## run 1
Design axis_gain_wrapper, start of the top module:
module axis_gain_wrapper #(
    parameter integer C_S_AXI_DATA_WIDTH = 32,
    parameter integer C_S_AXI_ADDR_WIDTH = 4,
    parameter integer AUDIO_WIDTH        = 16,
    parameter integer GAIN_FBITS         = 12
)(
    input  wire aclk,
    input  wire aresetn,
    input  wire [31:0] s_axis_tdata,
    input  wire        s_axis_tlast,
    input  wire        s_axis_tvalid,
    output wire        s_axis_tready,
    output wire [31:0] m_axis_tdata,
    output wire        m_axis_tlast,
    output wire        m_axis_tvalid,
    input  wire        m_axis_tready,
    input  wire [C_S_AXI_ADDR_WIDTH-1:0] s_axi_awaddr,
    input  wire                          s_axi_awvalid,
    output reg                           s_axi_awready,
    input  wire [C_S_AXI_DATA_WIDTH-1:0] s_axi_wdata,
    input  wire [3:0]                    s_axi_wstrb,
    input  wire                          s_axi_wvalid,
    output reg                           s_axi_wready,
    output reg  [1:0]                    s_axi_bresp,
    output reg                           s_axi_bvalid,
    input  wire                          s_axi_bready,
    input  wire [C_S_AXI_ADDR_WIDTH-1:0] s_axi_araddr,
    input  wire                          s_axi_arvalid,
    output reg                           s_axi_arready,
    output reg  [C_S_AXI_DATA_WIDTH-1:0] s_axi_rdata,
    output reg  [1:0]                    s_axi_rresp,
    output reg                           s_axi_rvalid,
    input  wire                          s_axi_rready
);
    reg [31:0] reg_control;
    reg [31:0] reg_gain_l;
    reg [31:0] reg_gain_r;
    wire [1:0] addr_w = s_axi_awaddr[3:2];
    wire [1:0] addr_r = s_axi_araddr[3:2];
    always @(posedge aclk) begin
  ...
Size in the first run: roughly 3800 cells after synthesis, ~170 flip-flops, roughly 160 I/O pins, ~0.028 mm2 of cells after synthesis.
clock: 5.01 ns
lec_check: 0
abc_area: 1
cap_margin: 20
core_margin: 2
core_utilization: 65
cts_cluster_diameter: 226
cts_cluster_size: 97
setup_slack_margin: 1.38
slew_margin: 20
tns_end_percent: 5
run.sh (not shown) runs the stock make flow with config.mk's settings and CLKGATE_MAP_FILE=.
Run 1 ran in full, but the layout does not pass; the checks complain about setup timing.
diff inputs: run 1 => run 2
- TNS_END_PERCENT removed (was 5)
- CORE_UTILIZATION changed from 65 to 52
- SETUP_SLACK_MARGIN removed (was 1.38)
Notes after the runs:
Each of run 1 and run 2 falls short of a clean finish.
Completing all stages was not enough for run 2: its layout failed the final checks because of setup timing.
The flow for run 1 finished, though final verification flagged setup timing.
Of run 1 and run 2, the higher worst hold slack belongs to run 2.
Global-route usage: run 2 vs run 1 down 8.4 points
Run 1 has a lower maximum frequency than run 2.
Run 1 leaves less setup margin than run 2.
What run 3 does differently from run 2 at the input level:
- CTS_CLUSTER_DIAMETER no longer set, was 226
- CORE_UTILIZATION now 14, was 52
- ABC_AREA no longer set, was 1
- CTS_CLUSTER_SIZE no longer set, was 97
- the clock period (ns, I/O delays scaled along) now 8.85, was 5.01
## What came out
First-pass GRT wire length, run 3 and run 2: larger value in run 2
Compared with run 2, post-synth area from yosys stat in run 3 decreased by a few percent.
Min adder and majority gate portion of the synthesized area across run 3 and run 2: run 2
Setup slack: run 3 more than run 2
| non-clock buffer count | run 3 vs run 2 | 300 lower |
Looking only at wire length after detailed routing, and setting everything else aside, the higher value of run 3 and run 2 goes to run 2.
Portion of total power attributed to sequential cells in run 3 is 12 points higher than in run 2
In the reports for run 3 and run 2, the smaller maximum ir drop on the vdd rail belongs to run 3.
Run 3 against run 2: power fell 6.2 mW, aoi/oai-family share of the synthesized area climbed 3.7 points.
Summary across run 3 and run 2: the single failing run is run 2.
Inputs modified between run 3 and run 4:
- changing CORE_UTILIZATION from 14 to 57
- changing the clock period (ns, I/O delays scaled along) from 8.85 to 4.34
==> comparison <==
Run 4 completed end to end; final checks failed (setup timing).
Run 4 vs. run 3: total of plain and repair buffers excluding clock buffers rose 295; final critical-path share of the clock period has increased; utilization after layout up 57 points; number of fillers in the final layout now smaller.


Starting RTL as in the previous note.
export LEC_CHECK = 0
export ABC_AREA = 1
export CAP_MARGIN = 30
export CORE_MARGIN = 2
export CORE_UTILIZATION = 72
export CTS_CLUSTER_DIAMETER = 206
export CTS_CLUSTER_SIZE = 37
export PLACE_DENSITY = 0.64
export SETUP_SLACK_MARGIN = -0.46
export SLEW_MARGIN = 20
export TNS_END_PERCENT = 100
create_clock -name core_clock -period 6.14 [get_ports {aclk}]
The first run completed and failed the layout checks on setup timing.
Rerun with:
Settings changed: ABC_AREA 1 to unset, HOLD_SLACK_MARGIN set to -0.08, MAX_ROUTING_LAYER set to met4.
Clock period 6.14 ns to 5.43 ns, I/O delays scaled along.
The changed run finished but failed the layout checks on setup timing.
Wire length shrinks by 8.5%.
Sequential cell count is unchanged.
Sequential share of layout area grows by 0.54 points.
Setup slack is worse by 0.53 ns.
Power shrinks by 23%.


Setup of the previous run:
Starting RTL as in the previous note.
Settings: LEC_CHECK=0, CAP_MARGIN=20, CORE_ASPECT_RATIO=0.69, CORE_MARGIN=2, CORE_UTILIZATION=29, GPL_TIMING_DRIVEN=1, HOLD_SLACK_MARGIN=-0.1, MIN_ROUTING_LAYER=met2, PLACE_DENSITY=0.56, SLEW_MARGIN=20, TNS_END_PERCENT=5; clock period 8.0 ns.
The previous run has completed all stages; timing, DRC and antenna checks passed.
diff inputs: the previous run => the current run
- removing HOLD_SLACK_MARGIN (formerly -0.1)
- removing MIN_ROUTING_LAYER (formerly met2)
- removing GPL_TIMING_DRIVEN (formerly 1)
- setting CTS_CLUSTER_SIZE to 50 for the first time
- removing PLACE_DENSITY (formerly 0.56)
- changing CORE_UTILIZATION from 29 to 70
- setting CTS_CLUSTER_DIAMETER to 146 for the first time
- removing TNS_END_PERCENT (formerly 5)
- removing CORE_ASPECT_RATIO (formerly 0.69)
Notes after the runs:
On clock network fraction of design power: between the current run and the previous run, it ends up lower for the previous run. Compared to the previous run, the current run reaches a lower achievable clock. Against the previous run, the current run reports a insertion delay of the later-clocked pin in the worst-skew pair that is lower. The previous run reports its destination of the critical timing path as u_gain_l.data_o[13] while the current run reports u_gain_r.data_o[14]. The current run reports its uppermost layer routed as met4 while the previous run reports met5. Changes observed in the current run relative to the previous run: total wirelength of the detailed-routed design shows a reduction of 7.7%; post-route cell area -4.7%. Via count of the first global-routing pass for the current run: 29% down relative to the previous run.


north:
axis_gain_wrapper again, from the RTL that the note above started with.
export LEC_CHECK = 0
export CAP_MARGIN = 20
export CORE_ASPECT_RATIO = 0.69
export CORE_MARGIN = 2
export CORE_UTILIZATION = 29
export GPL_TIMING_DRIVEN = 1
export HOLD_SLACK_MARGIN = -0.1
export PLACE_DENSITY = 0.56
export SLEW_MARGIN = 20
export TNS_END_PERCENT = 25
create_clock -name core_clock -period 8.0 [get_ports {aclk}]
Changes in south relative to north:
- SLEW_MARGIN: 20 -> 25
- TNS_END_PERCENT: 25 -> 30
- MIN_ROUTING_LAYER: unset -> met2
Diff south..north | standard-cell row count | unchanged. Compared with north, in south post-cts hold-fix buffer tally was more or less identical, final weighted congestion in routability-driven placement went up 9.0%, number of nets in the layout up 23.
Relative to south, the following input files were edited for east:
- PLACE_DENSITY removed (was 0.56)
- MIN_ROUTING_LAYER removed (was met2)
- CORE_UTILIZATION changed from 29 to 40
- HOLD_SLACK_MARGIN removed (was -0.1)
- GPL_TIMING_DRIVEN removed (was 1)
- TNS_END_PERCENT removed (was 30)
- SLEW_MARGIN changed from 25 to 20
- CORE_ASPECT_RATIO removed (was 0.69)
Findings:
- south: flow completed, timing, DRC and antenna clean
- east closes out successfully: all stages finished, all timing, DRC and antenna checks passed.
- In east, number of rows created at floorplan is higher than in south.
- Compared with south, east shows a higher sequential share of layout area.
- Re cell area power density: east is about 3% down on south.
- Comparing east and south, critical path depth is higher on south.
- The hold slack of east is higher than that of south.
- Compared to south, east has multi-input gate share of total cell area 1.6 points higher.
- A startpoint of the most critical setup path of s_axis_tdata[7] is what east shows, while s_axis_tdata[10] belongs to south.
- Max-slew violation count essentially unchanged between south and east.
- Post-route fraction of the period consumed by the critical path, east and south: larger value in south
- Reported net switching power of east falls short of that of south by more than 10%.
- Worst setup slack for register-to-register paths was higher in the run labelled east.
- Fmax, east and south, lower one = south.
What west does differently from east at the input level:
- setting SETUP_SLACK_MARGIN to 1.36 for the first time
- setting GPL_TIMING_DRIVEN to 0 for the first time
- setting MAX_ROUTING_LAYER to met4 for the first time
- setting CORE_ASPECT_RATIO to 0.59 for the first time
- setting CTS_CLUSTER_SIZE to 57 for the first time
- setting GPL_ROUTABILITY_DRIVEN to 1 for the first time
- setting CTS_CLUSTER_DIAMETER to 40 for the first time
- setting TNS_END_PERCENT to 65 for the first time
- setting CELL_PAD_IN_SITES_GLOBAL_PLACEMENT to 1 for the first time
- changing CORE_UTILIZATION from 40 to 21
- setting HOLD_SLACK_MARGIN to 0.1 for the first time
## What came out
Looking at the reports, west completed the entire flow and the layout it produced met the timing, design-rule and antenna checks. Of west and east, it is west that has the lower minimum period implied by the final worst setup slack. Of east and west, the run reporting the lower total wirelength of the detailed-routed design was east. Relative to east, the worst vdd rail ir drop of west is lower by 0.000028 V. Relative to east, count of placed standard cells including taps increased by 703 in west. east reports its start point of the critical path as s_axis_tdata[7] while west reports s_axis_tdata[26].
## Diff of input files: middle against west
- swapping 1 for 0 in GPL_ROUTABILITY_DRIVEN
- swapping 21 for 38 in CORE_UTILIZATION
- clearing SETUP_SLACK_MARGIN, which used to be 1.36
- swapping 65 for 20 in TNS_END_PERCENT
- clearing MAX_ROUTING_LAYER, which used to be met4
- swapping 40 for 149 in CTS_CLUSTER_DIAMETER
Results
Compared with west, middle shows a global-route track usage on met1 that is 17 points higher.
When the final numbers for middle and west were put side by side, the net switching component of the power turned out to be greater in west.
Comparing middle and west, the lower non-clock buffer instance count of the final layout is on middle.
Compared with west, static leakage power in middle decreased by a few percent.
Relative to west, buffer share of cell area has decreased by 4.5 points in middle.
Taking west as the reference, in middle proportion of power drawn by the clock network shows an increase of 3.3 points; overall routed net length shows a reduction of about 13%; die size shows a reduction of 44%; layout clock buffer count shows an increase of 1.
On data arrival at the endpoint of the critical path: middle sits above west.
Looking at total power, middle sits 12% lower than west does.
No activity file was given, so power comes from the tool's default toggle rates.
